juniper:
// alu16
module alu16(CK, reset, start, instruction, inputR1, inputR2, outputR, busy, done);
Size: ~2600 cells after synthesis, roughly 20000 um^2 of cells after synthesis.
clock: 4.09 ns
lec_check: 0
abc_area: 1
cap_margin: 20
core_aspect_ratio: 1.45
core_margin: 2
core_utilization: 62
cts_cluster_diameter: 371
cts_cluster_size: 99
place_density: 0.36
slew_margin: 20
run.sh (not shown) runs the stock make flow with config.mk's settings and CLKGATE_MAP_FILE=.
What ended juniper was a tool error in global routing; the run never finished.
#### Input delta (umber over juniper)
Settings: CTS_CLUSTER_DIAMETER: 371 -> 232; CORE_ASPECT_RATIO: 1.45 -> unset; ABC_AREA: 1 -> unset; CORE_UTILIZATION: 62 -> 72; CTS_CLUSTER_SIZE: 99 -> 95; the clock period (ns, I/O delays scaled along): 4.09 -> 3.01.
Notes after the runs:
umber against juniper; synthesized netlist cell count is down by more than a quarter. juniper has lower AND-OR/OR-AND share of the synthesized area than umber. juniper ended up with simple AND/OR/NAND/NOR gates as its main logic family after synthesis; umber ended up with adder cells. umber terminated abnormally: clock tree synthesis reported DPL-0038. umber against juniper: count of different cell masters after synthesis went up by 25, HPWL after detailed placement went down by 7.9%.
> inputs changed (umber -> willow)
Settings: CTS_CLUSTER_DIAMETER: 232 -> unset; PLACE_DENSITY: 0.36 -> 0.65; CTS_CLUSTER_SIZE: 95 -> 25; the clock period (ns, I/O delays scaled along): 3.01 -> 6.12.
==> comparison <==
- willow is listed as incomplete: the tool reported an error in global routing and the run ended there.
- Synthesized area came out exactly the same in umber and willow.
- Placer congestion estimate for willow: 4.6% down relative to umber
- Re total half-perimeter wirelength after legalization and detailed placement: umber was higher than willow.
- Summary of willow over umber: placed cell count dropped about 4.3%; starting density of the core barely changed; post-placement setup slack climbed 2530 ps.


Starting RTL as in the previous note.
==> flow/config.mk <==
export PLATFORM = sky130hd
export DESIGN_NAME = alu16
export DESIGN_NICKNAME = alu16
export VERILOG_FILES = /design/flow/design.v
export SDC_FILE = /design/flow/constraint.sdc
export NUM_CORES = 4
export LEC_CHECK = 0
export CAP_MARGIN = 20
export CORE_MARGIN = 2
export CORE_UTILIZATION = 72
export CTS_CLUSTER_SIZE = 21
export PLACE_DENSITY_LB_ADDON = 0.25
export SETUP_SLACK_MARGIN = -0.13
export SLEW_MARGIN = 20
==> flow/constraint.sdc <==
create_clock -name core_clock -period 6.18 [get_ports {CK}]
set_input_delay 1.2360 -clock core_clock [delete_from_list [all_inputs] [get_ports {CK}]]
set_output_delay 1.2360 -clock core_clock [all_outputs]
set_load 0.01 [all_outputs]
The starting point died in global routing, error GRT-0232.
Change:
- CORE_UTILIZATION: 72 -> 40
- CTS_CLUSTER_SIZE: 21 -> not set
- PLACE_DENSITY_LB_ADDON: 0.25 -> not set
- SETUP_SLACK_MARGIN: -0.13 -> not set
- clock period: 6.18 -> 7.37 ns (I/O delays scaled with it)
After rerunning: Now the flow finished with timing, DRC and antenna clean. Area after synthesis does not change. Synthesized cell count does not change. Die area rises by 78%.


## run A
The RTL this note starts from:
==> flow/design.v <==
module and4(in1, in2, out);
	input [3:0] in1, in2;
	output[3:0] out;
	and a1(out[0], in1[0], in2[0]);
	and a2(out[1], in1[1], in2[1]);
	and a3(out[2], in1[2], in2[2]);
	and a4(out[3], in1[3], in2[3]);
endmodule
module and16(in1, in2, out);
	input [15:0] in1, in2;
	output[15:0] out;
	and4 a11(.in1(in1[3:0]), .in2(in2[3:0]), .out(out[3:0]));
	and4 a12(.in1(in1[7:4]), .in2(in2[7:4]), .out(out[7:4]));
	and4 a13(.in1(in1[11:8]), .in2(in2[11:8]), .out(out[11:8]));
	and4 a14(.in1(in1[15:12]), .in2(in2[15:12]), .out(out[15:12]));
endmodule
module or4(in1, in2, out);
	input [3:0] in1, in2;
	output[3:0] out;
	or a1(out[0], in1[0], in2[0]);
	or a2(out[1], in1[1], in2[1]);
	or a3(out[2], in1[2], in2[2]);
	or a4(out[3], in1[3], in2[3]);
endmodule
module or16(in1, in2, out);
	input [15:0] in1, in2;
	output[15:0] out;
	or4 a11(.in1(in1[3:0]), .in2(in2[3:0]), .out(out[3:0]));
	or4 a12(.in1(in1[7:4]), .in2(in2[7:4]), .out(out[7:4]));
	or4 a13(.in1(in1[11:8]), .in2(in2[11:8]), .out(out[11:8]));
	or4 a14(.in1(in1[15:12]), .in2(in2[15:12]), .out(out[15:12]));
endmodule
module complent(in, go, CK, reset, out, busy, fin);
	input  [15:0] in;
	input  go;
	input  CK, reset;
	output reg [15:0] out;
	output reg busy;
	output reg fin;
	reg [15:0] m;
	reg [15:0] o, mm, c;
	always@(posedge CK) begin
		if(reset) begin
			busy <= 1'b0;
			fin  <= 1'b0;
		end
		else begin
			fin <= 1'b0;
			if(busy == 1'b0) begin
				if(go) begin
					o  = 16'hffff ^ in;
					mm = 16'h0001;
					c  = o & mm;
					o  = o ^ mm;
					mm = c << 1;
					out  <= o;
					m    <= mm;
					busy <= 1'b1;
				end
			end
			else if(m == 16'h0000) begin
				busy <= 1'b0;
				fin  <= 1'b1;
			end
			else begin
				out <= out ^ m;
				m   <= (out & m) << 1;
			end
		end
	end
endmodule
module adder(in1, in2, go, CK, reset, out, busy, fin);
	input [15:0] in1, in2;
	input go;
	input CK, reset;
	output reg [15:0] out;
	output reg busy;
	output reg fin;
	reg [15:0] cc;
	reg [15:0] o, c, m;
	always@(posedge CK) begin
		if(reset) begin
			busy <= 1'b0;
			fin  <= 1'b0;
		end
		else begin
			fin <= 1'b0;
			if(busy == 1'b0) begin
				if(go) begin
					o = in1 ^ in2;
					c = in1 & in2;
					c = c << 1;
					if(c == 16'h0000) begin
						busy <= 1'b0;
						fin  <= 1'b1;
					end
					else begin
						m = o & c;
						o = o ^ c;
						c = m << 1;
						busy <= 1'b1;
					end
					out <= o;
					cc  <= c;
				end
			end
			else if(cc == 16'h0000) begin
				busy <= 1'b0;
				fin  <= 1'b1;
			end
			else begin
				out <= out ^ cc;
				cc  <= (out & cc) << 1;
			end
		end
	end
endmodule
module muler(in1, in2, go, CK, reset, out, busy, fin);
	input		[15:0] in1, in2;
	input		go;
	input  		CK, reset;
	output reg	[15:0] out;
	output reg  busy;
	output reg  fin;
	reg[15:0] m1, m2;
	reg[15:0] a1, a2, o;
	always @(posedge CK) begin
		if(reset) begin
			busy <= 1'b0;
			fin  <= 1'b0;
		end
		else begin
			fin <= 1'b0;
			if(busy == 1'b0 && go == 1'b0) begin
			end
			else begin
				if(busy == 1'b0) begin
					a1 = in1;
					a2 = in2;
					o  = 16'h0000;
				end
				else begin
					a1 = m1;
					a2 = m2;
					o  = out;
				end
				if(a2[0] == 1'b1)
					o = o + a1;
				a1 = a1 << 1;
				a2 = a2 >> 1;
				m1  <= a1;
				m2  <= a2;
				out <= o;
				if(a2 == 16'h0000) begin
					busy <= 1'b0;
					fin  <= 1'b1;
				end
				else
					busy <= 1'b1;
			end
		end
	end
endmodule
module diver(in1, in2, go, CK, reset, reminder, quotient, busy, fin);
	input [15:0] in1, in2;
	input go;
	input CK, reset;
	output reg [15:0] reminder, quotient;
	output reg busy;
	output reg fin;
	reg [31:0] m1, m2;
	reg [15:0] divisor;
	reg [4:0]  cnt;
	reg [31:0] t1, t2;
	reg [15:0] d;
	reg [4:0]  n;
	always @(posedge CK) begin
		if(reset) begin
			busy <= 1'b0;
			fin  <= 1'b0;
		end
		else begin
			fin <= 1'b0;
			if(busy == 1'b0 && go == 1'b0) begin
			end
			else begin
				if(busy == 1'b0) begin
					t1 = {16'h0000, in1};
					t2 = {in2, 16'h0000};
					d  = in2;
					n  = 5'b00000;
				end
				else begin
					t1 = m1;
					t2 = m2;
					d  = divisor;
					n  = cnt;
				end
				if(n < 5'b10001) begin
					if(t1[31:16] >= d)
						t1 = t1 - t2 + 1'b1;
					t1 = t1 << 1;
					n  = n + 1'b1;
					busy <= 1'b1;
				end
				else begin
					busy <= 1'b0;
					fin  <= 1'b1;
				end
				if(n == 5'b10000) begin
					if(t1[31:16] >= d)
						t1 = t1 - t2 + 1'b1;
					reminder <= t1[31:16];
					quotient <= t1[15:0];
				end
				m1      <= t1;
				m2      <= t2;
				divisor <= d;
				cnt     <= n;
			end
		end
	end
endmodule
module mux3to8(in, in1, in2, in3, in4, in5, in6, in7, select, out);
	input [15:0] in, in1, in2, in3, in4, in5, in6, in7;
	input [2:0]  select;
	output reg [15:0] out;
	always @(*) begin
		case(select)
			3'b000:out = in;
			3'b001:out = in1;
			3'b010:out = in2;
			3'b011:out = in3;
			3'b100:out = in4;
			3'b101:out = in5;
			3'b110:out = in6;
			3'b111:out = in7;
		endcase
	end
endmodule
module alu16(CK, reset, start, instruction, inputR1, inputR2, outputR, busy, done);
	input [15:0] inputR1, inputR2;
	input [2:0] instruction;
	input CK, reset, start;
	output[15:0] outputR;
	output busy;
	output done;
	reg  [2:0]  op;
	reg  [15:0] out5, out6;
	reg         finL;
	wire [3:0]  busyL;
	wire [3:0]  finU;
	wire        go;
	wire  [15:0] out, out1, out2, out3, out4, and_o, or_o;
	assign go = start & ~busy;
	adder add(
		.in1(inputR1),
		.in2(inputR2),
		.go(go & (instruction == 3'b000)),
		.CK(CK),
		.reset(reset),
		.out(out),
		.busy(busyL[0]),
		.fin(finU[0])
	);
	complent com(
		.in(inputR1),
		.go(go & (instruction == 3'b001)),
		.CK(CK),
		.reset(reset),
		.out(out1),
		.busy(busyL[1]),
		.fin(finU[1])
	);
	muler mul(
		.in1(inputR1),
		.in2(inputR2),
		.go(go & (instruction == 3'b010)),
		.CK(CK),
		.reset(reset),
		.out(out2),
		.busy(busyL[2]),
		.fin(finU[2])
	);
	diver div(
		.in1(inputR1),
		.in2(inputR2),
		.go(go & ((instruction == 3'b011) | (instruction == 3'b100))),
		.CK(CK),
		.reset(reset),
		.reminder(out3),
		.quotient(out4),
		.busy(busyL[3]),
		.fin(finU[3])
	);
	and16 and1(inputR1, inputR2, and_o);
	or16 or1(inputR1, inputR2, or_o);
	mux3to8 outp(
		.in(out),
		.in1(out1),
		.in2(out2),
		.in3(out3),
		.in4(out4),
		.in5(out5),
		.in6(out6),
		.in7(16'h0000),
		.select(op),
		.out(outputR)
	);
	always @(posedge CK) begin
		if(reset) begin
			finL <= 1'b0;
		end
		else begin
			finL <= go & ((instruction == 3'b101) | (instruction == 3'b110) | (instruction == 3'b111));
			if(go) begin
				op   <= instruction;
				out5 <= and_o;
				out6 <= or_o;
			end
		end
	end
	assign busy = busyL[0] | busyL[1] | busyL[2] | busyL[3];
	assign done = finL | finU[0] | finU[1] | finU[2] | finU[3];
endmodule
clock: 7.5 ns
lec_check: 0
cap_margin: 20
cell_pad_in_sites_detail_placement: 2
cell_pad_in_sites_global_placement: 1
core_margin: 2
core_utilization: 40
max_routing_layer: met5
min_routing_layer: met2
setup_slack_margin: -0.5
slew_margin: 40
tns_end_percent: 35
Layout checks on run A: not met. Flow itself completed; violations: negative setup slack.
Inputs modified between run A and run B:
==> flow/config.mk <==
export PLATFORM = sky130hd
export DESIGN_NAME = alu16
export DESIGN_NICKNAME = alu16
export VERILOG_FILES = /design/flow/design.v
export SDC_FILE = /design/flow/constraint.sdc
export NUM_CORES = 4
export LEC_CHECK = 0
export ABC_AREA = 1
export CAP_MARGIN = 20
export CELL_PAD_IN_SITES_DETAIL_PLACEMENT = 2
export CELL_PAD_IN_SITES_GLOBAL_PLACEMENT = 1
export CORE_MARGIN = 5
export CORE_UTILIZATION = 50
export CTS_CLUSTER_SIZE = 37
export HOLD_SLACK_MARGIN = -0.04
export MAX_ROUTING_LAYER = met4
export MIN_ROUTING_LAYER = met1
export SETUP_SLACK_MARGIN = 1.02
export SLEW_MARGIN = 40
export TNS_END_PERCENT = 55
## What came out
- Run B got as far as 3_5_place_dp, where a tool error ended the run.
- From run B to run A, count of library flops with an enable pin did not move at all.
- In run B relative to run A, synthesized area had gone up by a few percent.
- Effective utilization at floorplan, run B and run A: smaller value in run A
- Run B: average cell area after synthesis 21% below run A
- Run comparison: run B prevailing logic family in the synthesized netlist simple AND/OR/NAND/NOR gates; run A prevailing logic family in the synthesized netlist adder cells
- Compared with run A, run B shows sequential cell area fraction in the yosys report lower by 2.6 points.
- In the reports for run B and run A, the smaller synthesized cell count belongs to run A.
#### Input delta (run C over run B)
==> flow/config.mk <==
export PLATFORM = sky130hd
export DESIGN_NAME = alu16
export DESIGN_NICKNAME = alu16
export VERILOG_FILES = /design/flow/design.v
export SDC_FILE = /design/flow/constraint.sdc
export NUM_CORES = 4
export LEC_CHECK = 0
export CAP_MARGIN = 20
export CORE_MARGIN = 2
export CORE_UTILIZATION = 66
export SLEW_MARGIN = 20
==> flow/constraint.sdc <==
create_clock -name core_clock -period 4.15 [get_ports {CK}]
set_input_delay 0.8300 -clock core_clock [delete_from_list [all_inputs] [get_ports {CK}]]
set_output_delay 0.8300 -clock core_clock [all_outputs]
set_load 0.01 [all_outputs]
## What came out
- Row synthesized cell count: run C lower / run B higher
- Relative to run B, cell count in the Yosys report has gone down in run C.
- Between run C and run B, it is run C whose adder-cell share of the synthesized area is higher, by 0.99 points.
- Run C did not finish; a tool error ended it in 5_1_grt.
- The lower area figure in the yosys stat output of run C and run B is in run C.
- Run C has compound-gate portion of the synthesized area above what run B had.
### run C -> run D
--- a/flow/config.mk
+++ b/flow/config.mk
@@ -8,4 +8,4 @@
 export CAP_MARGIN = 20
 export CORE_MARGIN = 2
-export CORE_UTILIZATION = 66
-export SLEW_MARGIN = 20
+export CORE_UTILIZATION = 65
+export SLEW_MARGIN = 30
==> flow/constraint.sdc <==
create_clock -name core_clock -period 6.24 [get_ports {CK}]
set_input_delay 1.2480 -clock core_clock [delete_from_list [all_inputs] [get_ports {CK}]]
set_output_delay 1.2480 -clock core_clock [all_outputs]
set_load 0.01 [all_outputs]
Notes after the runs:
Among run C and run D, the run that stopped before the end is run C, and it is the only one.
The layout from run D, despite a flow that completed every stage, fails the layout checks, with the failing checks listed as negative setup slack.
In run D the post-CTS setup buffer count turned out 53 lower than in run C.
Run D: core utilization before placement 0.54 points below run C
In the reports for run C and run D, the smaller die boundary height belongs to run C.
Run D against run C: area after synthesis neither gained nor lost much; die size picked up an extra 1.5%; total cell area reported by yosys after synthesis neither gained nor lost much.
